== run D ==
==> flow/design.v (excerpt) <==
module pipelined_cordic(
    input Clk, Rst,
    input signed[15:0] x_in, y_in, theta_in,
    output reg signed[15:0] sine_theta,
    output reg signed[15:0] cosine_theta
);
reg signed [15:0] x[0:15], y[0:15], theta[0:15], x_out[0:15], y_out[0:15], theta_out[0:15];
wire signed [15:0] atan_out [0:15];
reg [3:0] stage;  
assign atan_out[0] = 16'b0011001001000100;
assign atan_out[1] = 16'b0001110110101100;
assign atan_out[2] = 16'b0000111110101101;
assign atan_out[3] = 16'b0000011111110101;
assign atan_out[4] = 16'b0000001111111110;
assign atan_out[5] = 16'b0000001000000000;
assign atan_out[6] = 16'b0000000100000000;
assign atan_out[7] = 16'b0000000010000000;
assign atan_out[8] = 16'b0000000001000000;
assign atan_out[9] = 16'b0000000000100000;
assign atan_out[10] = 16'b0000000000010000;
assign atan_out[11] = 16'b0000000000001000;
assign atan_out[12] = 16'b0000000000000100;
assign atan_out[13] = 16'b0000000000000010;
assign atan_out[14] = 16'b0000000000000001;
assign atan_out[15] = 16'b0000000000000000;
genvar i;
generate
    for (i = 0; i < 16; i = i + 1) begin : stages
        always @(posedge Clk or posedge Rst) begin
            if (Rst)
                begin
                    x[i] <= 0;
                    y[i] <= 0;
                    theta[i] <= 0;
                end
            else 
                begin
                    if (i == 0) begin
                        x[i] <= x_in;
  ...
For scale: about 780 flip-flops.
Settings: LEC_CHECK=0, ABC_AREA=1, CAP_MARGIN=20, CELL_PAD_IN_SITES_DETAIL_PLACEMENT=0, CELL_PAD_IN_SITES_GLOBAL_PLACEMENT=0, CORE_MARGIN=2, CORE_UTILIZATION=72, CTS_CLUSTER_SIZE=72, HOLD_SLACK_MARGIN=0.29, MAX_ROUTING_LAYER=met5, PLACE_DENSITY_LB_ADDON=0.24, SETUP_SLACK_MARGIN=-0.15, SLEW_MARGIN=40; clock period 2.39 ns.
run.sh (not shown) runs the stock make flow with config.mk's settings and CLKGATE_MAP_FILE=.
Run D failed in global routing (5_1_grt) with GRT-0232.
Inputs modified between run D and run E:
==> flow/config.mk <==
export PLATFORM = sky130hd
export DESIGN_NAME = pipelined_cordic
export DESIGN_NICKNAME = pipelined_cordic
export VERILOG_FILES = /design/flow/design.v
export SDC_FILE = /design/flow/constraint.sdc
export NUM_CORES = 4
export LEC_CHECK = 0
export ABC_AREA = 1
export CAP_MARGIN = 20
export CORE_MARGIN = 2
export CORE_UTILIZATION = 72
export CTS_CLUSTER_DIAMETER = 394
export CTS_CLUSTER_SIZE = 99
export PLACE_DENSITY = 0.6
export SLEW_MARGIN = 20
==> flow/constraint.sdc <==
create_clock -name core_clock -period 1.92 [get_ports {Clk}]
set_input_delay 0.3840 -clock core_clock [delete_from_list [all_inputs] [get_ports {Clk}]]
set_output_delay 0.3840 -clock core_clock [all_outputs]
set_load 0.01 [all_outputs]
## What came out
Run E: it failed during clock tree synthesis (4_1_cts), and the tool reported DPL-0038.
| number of cells in the design after placement | higher: run E |
Comparing run D against run E, there is no change at all in synthesized area.
Full die area came out exactly the same in run D and run E.
Lower total placed instance area goes to run D over run E.
Re cell count in the Yosys report: no difference whatsoever between run E and run D.
The run showing the smaller worst setup slack after placement is run E.

pipelined_cordic again, from the RTL that the note above started with.
## pipelined_cordic
module pipelined_cordic(
    input Clk, Rst,
    input signed[15:0] x_in, y_in, theta_in,
    output reg signed[15:0] sine_theta,
    output reg signed[15:0] cosine_theta
);
Settings: LEC_CHECK=0, CAP_MARGIN=0, CELL_PAD_IN_SITES_DETAIL_PLACEMENT=1, CELL_PAD_IN_SITES_GLOBAL_PLACEMENT=3, CORE_MARGIN=10, CORE_UTILIZATION=43, CTS_CLUSTER_DIAMETER=121, MAX_ROUTING_LAYER=met4, PLACE_DENSITY=0.49, SLEW_MARGIN=30; clock period 2.54 ns.
The baseline reached the layout checks and failed them: negative setup slack.
Then changed:
- CAP_MARGIN: 0 -> 30
- CELL_PAD_IN_SITES_DETAIL_PLACEMENT: 1 -> not set
- CELL_PAD_IN_SITES_GLOBAL_PLACEMENT: 3 -> not set
- CORE_ASPECT_RATIO: not set -> 1.61
- CORE_MARGIN: 10 -> 2
- CORE_UTILIZATION: 43 -> 38
- CTS_CLUSTER_DIAMETER: 121 -> not set
- CTS_CLUSTER_SIZE: not set -> 76
- GPL_TIMING_DRIVEN: not set -> 1
- HOLD_SLACK_MARGIN: not set -> 0.18
- MAX_ROUTING_LAYER: met4 -> not set
- PLACE_DENSITY: 0.49 -> 0.67
- TNS_END_PERCENT: not set -> 15
- clock period: 2.54 -> 5.45 ns (I/O delays scaled with it)
Outcome:
- This time the run completed with no timing, DRC or antenna violations
- setup slack gets better by 2.5 ns
- cell area decreases by a quarter to a third
- final cell count went down by about a fifth
- flip-flop count stays the same
Then changed:
- ABC_AREA: not set -> 1
- CAP_MARGIN: 30 -> 5
- CORE_ASPECT_RATIO: 1.61 -> not set
- CORE_UTILIZATION: 38 -> 72
- CTS_CLUSTER_DIAMETER: not set -> 379
- CTS_CLUSTER_SIZE: 76 -> 17
- GPL_TIMING_DRIVEN: 1 -> not set
- HOLD_SLACK_MARGIN: 0.18 -> not set
- PLACE_DENSITY: 0.67 -> not set
- SETUP_SLACK_MARGIN: not set -> -0.25
- SLEW_MARGIN: 30 -> 40
- TNS_END_PERCENT: 15 -> not set
- clock period: 5.45 -> 2.43 ns (I/O delays scaled with it)
=> Now the flow completed and failed the layout checks on negative setup slack; routed wire length is higher by about 40%; setup slack is worse by 2.0 ns; via count is higher by about 44%; core utilization is higher by 46 points; cell count is higher by 27%.
